==> v14: inputs <==
==> flow/design.v <==
module RandomNumberGenerator(clk, rst, load, key_x, seed_r, seed_g, seed_b, Rout, Gout, Bout, Key_ready);
    input wire clk;
    input wire rst;
    input wire load;                  
    input wire [15:0] key_x;          
    input wire [15:0] seed_r;         
    input wire [15:0] seed_g;
    input wire [15:0] seed_b;
    output reg [7:0] Rout;
    output reg [7:0] Gout;
    output reg [7:0] Bout;
    output reg Key_ready;
    wire Rout_bit;
    wire Gout_bit;
    wire Bout_bit;
    reg[15:0] Rlfsr;
    reg[15:0] Glfsr;
    reg[15:0] Blfsr;
    reg [2:0] bit_count;
    wire Rfeedback_lfsr;
    wire Gfeedback_lfsr;
    wire Bfeedback_lfsr;
    wire Rout_lfsr;
    wire Gout_lfsr;
    wire Bout_lfsr;
    reg signed [15:0] x; 
    reg signed [31:0] x_square; 
    reg signed [31:0] x_mult;  
    reg signed [15:0] x_next;
    wire out_chaotic;
    assign Rfeedback_lfsr = Rlfsr[15] ^ Rlfsr[13] ^ Rlfsr[12] ^ Rlfsr[10]; 
    assign Gfeedback_lfsr = Glfsr[15] ^ Glfsr[13] ^ Glfsr[12] ^ Glfsr[10]; 
    assign Bfeedback_lfsr = Blfsr[15] ^ Blfsr[13] ^ Blfsr[12] ^ Blfsr[10]; 
    assign Rout_lfsr = Rlfsr[15];
    assign Gout_lfsr = Glfsr[15];
    assign Bout_lfsr = Blfsr[15];
    assign out_chaotic = x_next[15];
    assign Rout_bit = Rout_lfsr ^ out_chaotic;
    assign Gout_bit = Gout_lfsr ^ out_chaotic;
    assign Bout_bit = Bout_lfsr ^ out_chaotic;
    always @(posedge clk or posedge rst) begin
        if (rst) begin
            Rlfsr <= 16'b0000000000000001;
            Glfsr <= 16'b0000000000000010;
            Blfsr <= 16'b0000000000000011;
            x <= 16'sh7EF0;                          
            Rout <= 8'b0;
            Gout <= 8'b0;
            Bout <= 8'b0;
            Key_ready <= 0;
            bit_count <=0;
            x_square <= 0;
            x_next <= 0;
            x_mult <= 0;
        end
        else if (load) begin
            Rlfsr <= seed_r;
            Glfsr <= seed_g;
            Blfsr <= seed_b;
            x <= key_x;
            Rout <= 8'b0;
            Gout <= 8'b0;
            Bout <= 8'b0;
            Key_ready <= 0;
            bit_count <=0;
            x_square <= 0;
            x_next <= 0;
            x_mult <= 0;
        end
        else begin
            Rlfsr <= {Rlfsr[14:0], Rfeedback_lfsr};
            Glfsr <= {Glfsr[14:0], Gfeedback_lfsr};
            Blfsr <= {Blfsr[14:0], Bfeedback_lfsr};
            Rout <= {Rout[6:0], Rout_bit};
            Gout <= {Gout[6:0], Gout_bit};
            Bout <= {Bout[6:0], Bout_bit};
            if (bit_count == 3'd7) begin
                Key_ready <= 1;   
                bit_count <= 0;
            end 
            else begin
                Key_ready <= 0;
                bit_count <= bit_count + 1;
            end
            x_square <= x * x;                        
            x_mult <= x_square <<< 1;                 
            x_next <= 16'sh7FFF - x_mult[30:15];      
            x <= x_next;
        end
    end
endmodule
==> flow/run.sh <==
#!/bin/bash
# the make line also repeats each setting of config.mk as NAME=value (left out here)
make -C /OpenROAD-flow-scripts/flow DESIGN_CONFIG=/design/flow/config.mk WORK_HOME=/design/flow/orfs CLKGATE_MAP_FILE= finish
==> flow/config.mk <==
export PLATFORM = sky130hd
export DESIGN_NAME = RandomNumberGenerator
export DESIGN_NICKNAME = RandomNumberGenerator
export VERILOG_FILES = /design/flow/design.v
export SDC_FILE = /design/flow/constraint.sdc
export NUM_CORES = 4
export LEC_CHECK = 0
export ABC_AREA = 0
export CAP_MARGIN = 20
export CELL_PAD_IN_SITES_DETAIL_PLACEMENT = 0
export CELL_PAD_IN_SITES_GLOBAL_PLACEMENT = 1
export CORE_ASPECT_RATIO = 1.3
export CORE_MARGIN = 2
export CORE_UTILIZATION = 66
export CTS_CLUSTER_SIZE = 58
export GPL_ROUTABILITY_DRIVEN = 1
export GPL_TIMING_DRIVEN = 1
export MAX_ROUTING_LAYER = met5
export MIN_ROUTING_LAYER = met2
export PLACE_DENSITY = 0.74
export SETUP_SLACK_MARGIN = 1.33
export SLEW_MARGIN = 20
export TNS_END_PERCENT = 55
==> flow/constraint.sdc <==
create_clock -name core_clock -period 4.91 [get_ports {clk}]
set_input_delay 0.9820 -clock core_clock [delete_from_list [all_inputs] [get_ports {clk}]]
set_output_delay 0.9820 -clock core_clock [all_outputs]
set_load 0.01 [all_outputs]
==> inputs of v21, as changes to v14 <==
Settings changed: ABC_AREA 0 to 1, CELL_PAD_IN_SITES_DETAIL_PLACEMENT 0 to default, CELL_PAD_IN_SITES_GLOBAL_PLACEMENT 1 to default, CORE_ASPECT_RATIO 1.3 to default, CORE_UTILIZATION 66 to 40, CTS_CLUSTER_SIZE 58 to default, GPL_ROUTABILITY_DRIVEN 1 to default, GPL_TIMING_DRIVEN 1 to 0, HOLD_SLACK_MARGIN from default to 0.27, MAX_ROUTING_LAYER met5 to default, MIN_ROUTING_LAYER met2 to default, PLACE_DENSITY 0.74 to default, SETUP_SLACK_MARGIN 1.33 to default, TNS_END_PERCENT 55 to default.
==> flow/constraint.sdc (replaced) <==
create_clock -name core_clock -period 10.0 [get_ports {clk}]
set_input_delay 2.0000 -clock core_clock [delete_from_list [all_inputs] [get_ports {clk}]]
set_output_delay 2.0000 -clock core_clock [all_outputs]
set_load 0.01 [all_outputs]
==> inputs of v24, as changes to v14 <==
Settings changed: ABC_AREA 0 to 1, CELL_PAD_IN_SITES_GLOBAL_PLACEMENT 1 to 0, CORE_ASPECT_RATIO 1.3 to 0.92, CORE_UTILIZATION 66 to 72, CTS_CLUSTER_SIZE 58 to 81, MIN_ROUTING_LAYER met2 to met1, PLACE_DENSITY 0.74 to 0.78, SETUP_SLACK_MARGIN 1.33 to default, TNS_END_PERCENT 55 to 100.
==> flow/constraint.sdc (replaced) <==
create_clock -name core_clock -period 5.7 [get_ports {clk}]
set_input_delay 1.1400 -clock core_clock [delete_from_list [all_inputs] [get_ports {clk}]]
set_output_delay 1.1400 -clock core_clock [all_outputs]
set_load 0.01 [all_outputs]
==> comparison table <==
                                                                 v24                   v14             v21
Status                                               failed layout checks  failed layout checks  finished clean
Layout check failures                           negative setup slack  negative setup slack               -
RSZ-0062 raised after global routing                            true                  true           false
DR pass1 iterations                                                6                    17               5
Tapcell Cnt                                                      250                   240             455
Dominant cell area share                                       31.8%                 34.1%           31.8%
Met2 usage in global routing                                   58.2%                 63.5%           33.5%
Simple-gate area share of the yosys netlist                    17.8%                 9.61%           17.8%
Std-Cell Core Area                                         18900 µm²             19400 µm²       34500 µm²
Final Setup Violations                                             9                    16               0
Die height                                                    138 µm                164 µm          191 µm
Multi-input logic portion of the cell area                     53.0%                 52.0%           53.3%
Total number of placement rows                                    48                    58              68
Met2 wire length                                             19.4 mm               18.2 mm         15.8 mm
Combinational gate count                                        1034                   726            1034
End point of the critical path                          x_square[27]          x_square[28]    x_square[25]
Syn Nets                                                        2055                  1592            2055
Buffers on Ports                                                  91                    91              90
Number of setup buffers added after CTS                            6                    33               0
Filler Cell Count                                                870                   969            3429
Count of warning messages emitted by the tools                    34                    35              33


==> run F: inputs <==
Starts from the design.v that is shown in full above.
==> flow/config.mk <==
export PLATFORM = sky130hd
export DESIGN_NAME = RandomNumberGenerator
export DESIGN_NICKNAME = RandomNumberGenerator
export VERILOG_FILES = /design/flow/design.v
export SDC_FILE = /design/flow/constraint.sdc
export NUM_CORES = 4
export LEC_CHECK = 0
export ABC_AREA = 1
export CAP_MARGIN = 20
export CELL_PAD_IN_SITES_DETAIL_PLACEMENT = 0
export CELL_PAD_IN_SITES_GLOBAL_PLACEMENT = 0
export CORE_ASPECT_RATIO = 1.08
export CORE_MARGIN = 2
export CORE_UTILIZATION = 72
export GPL_ROUTABILITY_DRIVEN = 1
export GPL_TIMING_DRIVEN = 1
export MAX_ROUTING_LAYER = met5
export MIN_ROUTING_LAYER = met1
export PLACE_DENSITY = 0.78
export SETUP_SLACK_MARGIN = 1.5
export SLEW_MARGIN = 20
export TNS_END_PERCENT = 100
==> flow/constraint.sdc <==
create_clock -name core_clock -period 5.7 [get_ports {clk}]
set_input_delay 1.1400 -clock core_clock [delete_from_list [all_inputs] [get_ports {clk}]]
set_output_delay 1.1400 -clock core_clock [all_outputs]
set_load 0.01 [all_outputs]
run.sh (not shown) runs the stock make flow with config.mk's settings and CLKGATE_MAP_FILE=.
==> run C (differences from run F) <==
- ABC_AREA: 1 -> default
- CELL_PAD_IN_SITES_DETAIL_PLACEMENT: 0 -> default
- CELL_PAD_IN_SITES_GLOBAL_PLACEMENT: 0 -> default
- CORE_ASPECT_RATIO: 1.08 -> default
- CTS_CLUSTER_DIAMETER: default -> 228
- CTS_CLUSTER_SIZE: default -> 74
- GPL_ROUTABILITY_DRIVEN: 1 -> default
- GPL_TIMING_DRIVEN: 1 -> default
- MAX_ROUTING_LAYER: met5 -> default
- MIN_ROUTING_LAYER: met1 -> default
- PLACE_DENSITY: 0.78 -> default
- PLACE_DENSITY_LB_ADDON: default -> 0.0
- SETUP_SLACK_MARGIN: 1.5 -> 0.81
- TNS_END_PERCENT: 100 -> 75
==> flow/constraint.sdc (replaced) <==
create_clock -name core_clock -period 8.75 [get_ports {clk}]
set_input_delay 1.7500 -clock core_clock [delete_from_list [all_inputs] [get_ports {clk}]]
set_output_delay 1.7500 -clock core_clock [all_outputs]
set_load 0.01 [all_outputs]
==> run B (differences from run F) <==
- CELL_PAD_IN_SITES_DETAIL_PLACEMENT: 0 -> default
- CELL_PAD_IN_SITES_GLOBAL_PLACEMENT: 0 -> default
- CORE_ASPECT_RATIO: 1.08 -> default
- CORE_UTILIZATION: 72 -> 71
- GPL_ROUTABILITY_DRIVEN: 1 -> default
- GPL_TIMING_DRIVEN: 1 -> default
- MAX_ROUTING_LAYER: met5 -> default
- MIN_ROUTING_LAYER: met1 -> default
- PLACE_DENSITY: 0.78 -> default
- PLACE_DENSITY_LB_ADDON: default -> 0.2
- SETUP_SLACK_MARGIN: 1.5 -> default
- TNS_END_PERCENT: 100 -> default
==> flow/constraint.sdc (replaced) <==
create_clock -name core_clock -period 5.28 [get_ports {clk}]
set_input_delay 1.0560 -clock core_clock [delete_from_list [all_inputs] [get_ports {clk}]]
set_output_delay 1.0560 -clock core_clock [all_outputs]
set_load 0.01 [all_outputs]
==> results <==
item                                                                                        run B                    run C                     run F
Status                                                                   finished with violations  complete, no violations  finished with violations
Violated checks                                                              negative setup slack                        -      negative setup slack
Worst-Margin Slew                                                                        0.897 ns                 0.991 ns                  0.955 ns
Shortest clock period the worst path allows after layout                                  7.17 ns                  6.87 ns                   6.21 ns
Area growth from synthesis to layout                                                        29.4%                    12.5%                     26.4%
Avg Cell Area, Syn                                                                       8.35 µm²                 10.7 µm²                  8.35 µm²
Distinct lib cells used                                                                        35                       43                        35
Number of clock buffer instances in the layout                                                 21                       18                        18
Net count after synthesis                                                                    2055                     1592                      2055
Total Routed Length                                                                       61.6 mm                  27.6 mm                   49.4 mm
Sequential share of cell area                                                               0.195                    0.239                     0.200
Buffers plus inverters on the worst setup path                                                  6                        3                         4
Delay of the slowest cell on the worst path                                               0.80 ns                  0.77 ns                   0.76 ns
Via count of the first global-routing pass                                                  14259                     9571                     12791
Average wire per cell in the routed design                                                27.9 µm                  18.0 µm                   23.3 µm
Clock slew at the register clock pins of the worst setup and hold paths                   0.06 ns                  0.07 ns                   0.07 ns
Critical Path RT                                                                          5.63 ns                  9.05 ns                   6.03 ns
Post-Place Cells                                                                             2122                     1502                      2007
